== try-yarrow ==
==> flow/design.v (excerpt) <==
module lpc10_speech_synthetizer (
  input  wire              clk,         
  input  wire              reset,       
  input  wire              StartSpeak,
  input  wire              RomData,
  output wire [11:0]       RomAdr,
  output reg  signed [9:0] SampleData,
  output reg               Speaking
);
Size: about 4,900 cells after synthesis, roughly 540 flip-flops, ~0.036 mm^2 of cells after synthesis.
clock: 14.4 ns
lec_check: 0
abc_area: 1
cap_margin: 20
core_margin: 2
core_utilization: 72
slew_margin: 20
tns_end_percent: 5
run.sh (not shown) runs the stock make flow with config.mk's settings and CLKGATE_MAP_FILE=.
try-yarrow: all stages done; final checks FAILED (setup timing).
### try-yarrow -> try-onyx
Settings: removing TNS_END_PERCENT (formerly 5); setting HOLD_SLACK_MARGIN to -0.08 for the first time; changing CORE_UTILIZATION from 72 to 65; setting CTS_CLUSTER_DIAMETER to 295 for the first time; setting SETUP_SLACK_MARGIN to -0.24 for the first time; changing the clock period (ns, I/O delays scaled along) from 14.4 to 19.0.
### Flow results
try-onyx reached the final stage; the timing, DRC and antenna checks on its layout passed.
Row number of detailed-route iterations in the first pass: try-onyx lower / try-yarrow higher
Taking try-yarrow as the reference, in try-onyx sum of internal, switching and leakage power has decreased; setup slack of the critical path after layout has increased.
Relative to try-yarrow, try-onyx improves wire length.
Comparing via count for try-yarrow and try-onyx, the smaller number came from try-onyx.
Delta (try-onyx minus try-yarrow): switching share of total power rose 0.44 points, post-route clock period utilization fell 13 points, first-pass GRT wire length fell 15,000 um, number of nets in the layout fell about 6%.
The following lists how try-zinc was set up differently from try-onyx:
Settings: a change of SETUP_SLACK_MARGIN from -0.24 to -0.75; a deleted ABC_AREA that had been 1; a deleted CTS_CLUSTER_DIAMETER that had been 295; a deleted HOLD_SLACK_MARGIN that had been -0.08; a change of CORE_UTILIZATION from 65 to 72; an added CTS_CLUSTER_SIZE of 32; a change of the clock period (ns, I/O delays scaled along) from 19.0 to 13.1.
--- outcome ---
try-zinc ended up with Cnt_8k[0] as its launch point of the worst path; try-onyx ended up with Cnt_8k[5]. Diff try-onyx -> try-zinc: iteration count of the initial detailed-routing pass higher, insertion delay of the later-clocked pin in the worst-skew pair roughly the same. In the reports for try-onyx and try-zinc, the larger data arrival at the endpoint of the critical path belongs to try-onyx. try-onyx has higher post-synthesis net count than try-zinc. Relative to try-onyx, the total inserted antenna cells of try-zinc is higher by 1. Diff try-onyx and try-zinc: tally of non-filler cells in the final layout lower in try-zinc. Compared with try-onyx, try-zinc shows wire length of the first global-routing pass higher by 7.0%. Comparing try-onyx and try-zinc, the one run not ending clean was try-zinc. Count of clock-buffer cells in the layout: lower on try-zinc.
For try-ember, these inputs were changed with respect to try-zinc:
Settings: removing CTS_CLUSTER_SIZE (formerly 32); removing SETUP_SLACK_MARGIN (formerly -0.75); changing CORE_UTILIZATION from 72 to 40; changing the clock period (ns, I/O delays scaled along) from 13.1 to 26.9.
### Flow results
Every stage of the flow completed for try-ember, and the final layout passed the timing, DRC and antenna checks.
Cell count of the worst reg-to-reg path (higher): try-zinc
Relative to try-zinc, pin count of the biggest net entering global routing has decreased by about 50% in try-ember.
Compared with try-zinc, try-ember shows a lower wire length on met3.
On share of power burned in combinational logic, the lower figure sits with try-ember, not try-zinc.
When try-ember is set beside try-zinc, its number of setup buffers added after CTS turns out to be 25 smaller.
Number of antenna diodes was lower in the run labelled try-ember.
Compared with try-zinc, try-ember instantiates a larger number of cells.
Summary of try-ember over try-zinc: highest clock rate -about 14%; final design area excluding fillers -about 8%.
For try-sierra, these inputs were changed with respect to try-ember:
Settings: changing CORE_UTILIZATION from 40 to 63; setting ABC_AREA to 1 for the first time; changing the clock period (ns, I/O delays scaled along) from 26.9 to 10.4.
Findings:
The flow for try-sierra finished, though final verification flagged setup timing.
Going from try-ember to try-sierra, the setup slack was found to have gone down by 12.41 ns.
Between try-sierra and try-ember, it is try-sierra whose total power is higher, by 150%.
| via count | higher: try-sierra |
A startpoint of the worst setup timing path of Cnt_8k[1] is what try-ember shows, while Cnt_8k[3] belongs to try-sierra.
Top-level I/O count: try-sierra vs try-ember identical


Starting RTL as in the previous note.
==> flow/config.mk <==
export PLATFORM = sky130hd
export DESIGN_NAME = lpc10_speech_synthetizer
export DESIGN_NICKNAME = lpc10_speech_synthetizer
export VERILOG_FILES = /design/flow/design.v
export SDC_FILE = /design/flow/constraint.sdc
export NUM_CORES = 4
export LEC_CHECK = 0
export CAP_MARGIN = 20
export CORE_MARGIN = 2
export CORE_UTILIZATION = 40
export SETUP_SLACK_MARGIN = 5.0
export SLEW_MARGIN = 20
==> flow/constraint.sdc <==
create_clock -name core_clock -period 18.6 [get_ports {clk}]
set_input_delay 3.7200 -clock core_clock [delete_from_list [all_inputs] [get_ports {clk}]]
set_output_delay 3.7200 -clock core_clock [all_outputs]
set_load 0.01 [all_outputs]
==> next run, changes <==
--- a/flow/config.mk
+++ b/flow/config.mk
@@ -9,4 +9,3 @@
 export CORE_MARGIN = 2
-export CORE_UTILIZATION = 40
-export SETUP_SLACK_MARGIN = 5.0
+export CORE_UTILIZATION = 70
 export SLEW_MARGIN = 20
Area after synthesis stays the same.
Maximum frequency drops by 11%.
Total power drops by about 4%.
Wire length drops by about 12%.
Die size falls by about 40%.
Clock power shrinks by about 7%.
Worst setup slack got worse by 2.0 ns.
Sequential share of layout area came out higher by 2.6 points.
==> next run, changes <==
--- a/flow/config.mk
+++ b/flow/config.mk
@@ -9,3 +9,7 @@
 export CORE_MARGIN = 2
-export CORE_UTILIZATION = 70
+export CORE_UTILIZATION = 72
+export CTS_CLUSTER_SIZE = 82
+export PLACE_DENSITY_LB_ADDON = 0.0
+export SETUP_SLACK_MARGIN = 3.65
 export SLEW_MARGIN = 20
+export TNS_END_PERCENT = 40
==> flow/constraint.sdc (replaced) <==
create_clock -name core_clock -period 12.7 [get_ports {clk}]
set_input_delay 2.5400 -clock core_clock [delete_from_list [all_inputs] [get_ports {clk}]]
set_output_delay 2.5400 -clock core_clock [all_outputs]
set_load 0.01 [all_outputs]
Result: With this change the flow finished with negative setup slack left; core utilization rises by 10 points; global-route usage rises by 4.7 points; final cell count rises by a little under a tenth; sequential cell count stays the same; wire length rises by about a fifth; clock skew falls by 0.026 ns; maximum frequency rises by roughly a tenth; area after synthesis is unchanged; worst hold slack is better by 0.034 ns.
==> next run, changes <==
==> flow/config.mk (replaced) <==
export PLATFORM = sky130hd
export DESIGN_NAME = lpc10_speech_synthetizer
export DESIGN_NICKNAME = lpc10_speech_synthetizer
export VERILOG_FILES = /design/flow/design.v
export SDC_FILE = /design/flow/constraint.sdc
export NUM_CORES = 4
export LEC_CHECK = 0
export ABC_AREA = 1
export CAP_MARGIN = 5
export CORE_MARGIN = 2
export CORE_UTILIZATION = 69
export CTS_CLUSTER_DIAMETER = 295
export HOLD_SLACK_MARGIN = -0.08
export SETUP_SLACK_MARGIN = -0.24
export SLEW_MARGIN = 20
==> flow/constraint.sdc (replaced) <==
create_clock -name core_clock -period 15.5 [get_ports {clk}]
set_input_delay 3.1000 -clock core_clock [delete_from_list [all_inputs] [get_ports {clk}]]
set_output_delay 3.1000 -clock core_clock [all_outputs]
set_load 0.01 [all_outputs]
Result:
- With this change the flow finished clean
- global-route usage falls by 4.5 points
- maximum frequency rises by about 2.7%
- count of clock-buffer cells in the layout stays the same
- first-iteration DRC count falls by 22%
No activity file was given, so power comes from the tool's default toggle rates.
